## rotational_cordic
module rotational_cordic (
  output logic data_out_rot,
  output logic [15:0] xprime,
  output logic [15:0] yprime,
  input logic [15:0] x,
  input logic [15:0] y,
  input logic [15:0] theta,
  input logic clk, reset, start
);
For scale: ~8400 cells after synthesis, about 750 flip-flops, roughly 68000 um^2 of cells after synthesis.
export LEC_CHECK = 0
export ABC_AREA = 1
export CAP_MARGIN = 40
export CORE_ASPECT_RATIO = 1.78
export CORE_MARGIN = 6
export CORE_UTILIZATION = 24
export CTS_CLUSTER_DIAMETER = 331
export GPL_ROUTABILITY_DRIVEN = 0
export GPL_TIMING_DRIVEN = 0
export MAX_ROUTING_LAYER = met4
export MIN_ROUTING_LAYER = met1
export SETUP_SLACK_MARGIN = 1.06
export SLEW_MARGIN = 25
export TNS_END_PERCENT = 60
create_clock -name core_clock -period 7.53 [get_ports {clk}]
run.sh (not shown) runs the stock make flow with config.mk's settings and CLKGATE_MAP_FILE=.
The baseline finished but fails on setup timing.
Rerun with:
==> flow/config.mk (replaced) <==
export PLATFORM = sky130hd
export DESIGN_NAME = rotational_cordic
export DESIGN_NICKNAME = rotational_cordic
export VERILOG_FILES = /design/flow/design.v
export SDC_FILE = /design/flow/constraint.sdc
export NUM_CORES = 4
export LEC_CHECK = 0
export ABC_AREA = 1
export CAP_MARGIN = 20
export CORE_MARGIN = 2
export CORE_UTILIZATION = 72
export CTS_CLUSTER_DIAMETER = 209
export CTS_CLUSTER_SIZE = 22
export HOLD_SLACK_MARGIN = -0.07
export SETUP_SLACK_MARGIN = 1.84
export SLEW_MARGIN = 20
==> flow/constraint.sdc (replaced) <==
create_clock -name core_clock -period 7.06 [get_ports {clk}]
set_input_delay 1.4120 -clock core_clock [delete_from_list [all_inputs] [get_ports {clk}]]
set_output_delay 1.4120 -clock core_clock [all_outputs]
set_load 0.01 [all_outputs]
The new run finished with setup timing left.
Setup slack loses 450 ps.
Hold slack gains 28 ps.
Cell area drops by 4.9%.
Non-clock buffer count climbs by 222.
Die area drops by 67%.
Rerun with:
==> flow/config.mk (replaced) <==
export PLATFORM = sky130hd
export DESIGN_NAME = rotational_cordic
export DESIGN_NICKNAME = rotational_cordic
export VERILOG_FILES = /design/flow/design.v
export SDC_FILE = /design/flow/constraint.sdc
export NUM_CORES = 4
export LEC_CHECK = 0
export CAP_MARGIN = 20
export CORE_MARGIN = 2
export CORE_UTILIZATION = 40
export GPL_ROUTABILITY_DRIVEN = 0
export GPL_TIMING_DRIVEN = 0
export SETUP_SLACK_MARGIN = 4.03
export SLEW_MARGIN = 20
export TNS_END_PERCENT = 50
==> flow/constraint.sdc (replaced) <==
create_clock -name core_clock -period 14.5 [get_ports {clk}]
set_input_delay 2.9000 -clock core_clock [delete_from_list [all_inputs] [get_ports {clk}]]
set_output_delay 2.9000 -clock core_clock [all_outputs]
set_load 0.01 [all_outputs]
What happened: This time the run went through all stages and came out clean. Hold slack is about the same. Worst setup slack gains 4800 ps.
Rerun with:
==> flow/config.mk (replaced) <==
export PLATFORM = sky130hd
export DESIGN_NAME = rotational_cordic
export DESIGN_NICKNAME = rotational_cordic
export VERILOG_FILES = /design/flow/design.v
export SDC_FILE = /design/flow/constraint.sdc
export NUM_CORES = 4
export LEC_CHECK = 0
export ABC_AREA = 1
export CAP_MARGIN = 20
export CORE_MARGIN = 2
export CORE_UTILIZATION = 72
export CTS_CLUSTER_DIAMETER = 209
export SETUP_SLACK_MARGIN = 1.84
export SLEW_MARGIN = 20
==> flow/constraint.sdc (replaced) <==
create_clock -name core_clock -period 7.06 [get_ports {clk}]
set_input_delay 1.4120 -clock core_clock [delete_from_list [all_inputs] [get_ports {clk}]]
set_output_delay 1.4120 -clock core_clock [all_outputs]
set_load 0.01 [all_outputs]
With this change the flow finished but failed the layout checks on setup timing.
Clock-buffer cell count fell by 12.
Design area rose by 6.0%.
Routed wire length rose by 40%.
Register-to-register slack is worse by 7400 ps.
Global-route usage rose by 23 points.
Critical path depth fell by 4.
Via count rose by 28%.
First-iteration DRC count rose to 2.8 times its value.

---

Starting RTL as in the previous note.
export LEC_CHECK = 0
export CAP_MARGIN = 20
export CORE_MARGIN = 2
export CORE_UTILIZATION = 40
export SLEW_MARGIN = 20
create_clock -name core_clock -period 13.0 [get_ports {clk}]
Next try:
--- a/flow/config.mk
+++ b/flow/config.mk
@@ -9,3 +9,6 @@
 export CORE_MARGIN = 2
-export CORE_UTILIZATION = 40
+export CORE_UTILIZATION = 68
+export CTS_CLUSTER_SIZE = 96
+export SETUP_SLACK_MARGIN = 2.23
 export SLEW_MARGIN = 20
+export TNS_END_PERCENT = 15
==> flow/constraint.sdc (replaced) <==
create_clock -name core_clock -period 7.77 [get_ports {clk}]
set_input_delay 1.5540 -clock core_clock [delete_from_list [all_inputs] [get_ports {clk}]]
set_output_delay 1.5540 -clock core_clock [all_outputs]
set_load 0.01 [all_outputs]
The new run completed and failed the layout checks on negative setup slack.
Routed wire length rises by a few percent.
Design area is higher by a few percent.
Next try:
--- a/flow/config.mk
+++ b/flow/config.mk
@@ -9,6 +9,4 @@
 export CORE_MARGIN = 2
-export CORE_UTILIZATION = 68
-export CTS_CLUSTER_SIZE = 96
-export SETUP_SLACK_MARGIN = 2.23
+export CORE_UTILIZATION = 40
+export SETUP_SLACK_MARGIN = 2.61
 export SLEW_MARGIN = 20
-export TNS_END_PERCENT = 15
==> flow/constraint.sdc (replaced) <==
create_clock -name core_clock -period 12.7 [get_ports {clk}]
set_input_delay 2.5400 -clock core_clock [delete_from_list [all_inputs] [get_ports {clk}]]
set_output_delay 2.5400 -clock core_clock [all_outputs]
set_load 0.01 [all_outputs]
The new run completed without violations.
Global-route usage falls by 13 points.
Final area falls by 1.5%.
First-iteration DRC count falls by 30%.
Next try:
--- a/flow/config.mk
+++ b/flow/config.mk
@@ -10,3 +10,2 @@
 export CORE_UTILIZATION = 40
-export SETUP_SLACK_MARGIN = 2.61
 export SLEW_MARGIN = 20
Effect: The new run finished with timing, DRC and antenna clean; via count fell by 0.50%; final cell count fell by 0.47%; register-to-register slack is better by 220 ps; wire length rose by 1.3%.
Next try:
--- a/flow/config.mk
+++ b/flow/config.mk
@@ -8,4 +8,10 @@
 export CAP_MARGIN = 20
+export CELL_PAD_IN_SITES_GLOBAL_PLACEMENT = 2
 export CORE_MARGIN = 2
-export CORE_UTILIZATION = 40
+export CORE_UTILIZATION = 16
+export CTS_CLUSTER_SIZE = 56
+export HOLD_SLACK_MARGIN = 0.11
+export MIN_ROUTING_LAYER = met2
+export PLACE_DENSITY_LB_ADDON = 0.28
+export SETUP_SLACK_MARGIN = 1.03
 export SLEW_MARGIN = 20
==> flow/constraint.sdc (replaced) <==
create_clock -name core_clock -period 12.6 [get_ports {clk}]
set_input_delay 2.5200 -clock core_clock [delete_from_list [all_inputs] [get_ports {clk}]]
set_output_delay 2.5200 -clock core_clock [all_outputs]
set_load 0.01 [all_outputs]
Effect:
- worst setup slack gets worse by 130 ps
- worst hold slack gets worse by 33 ps
- via count went up by 44%
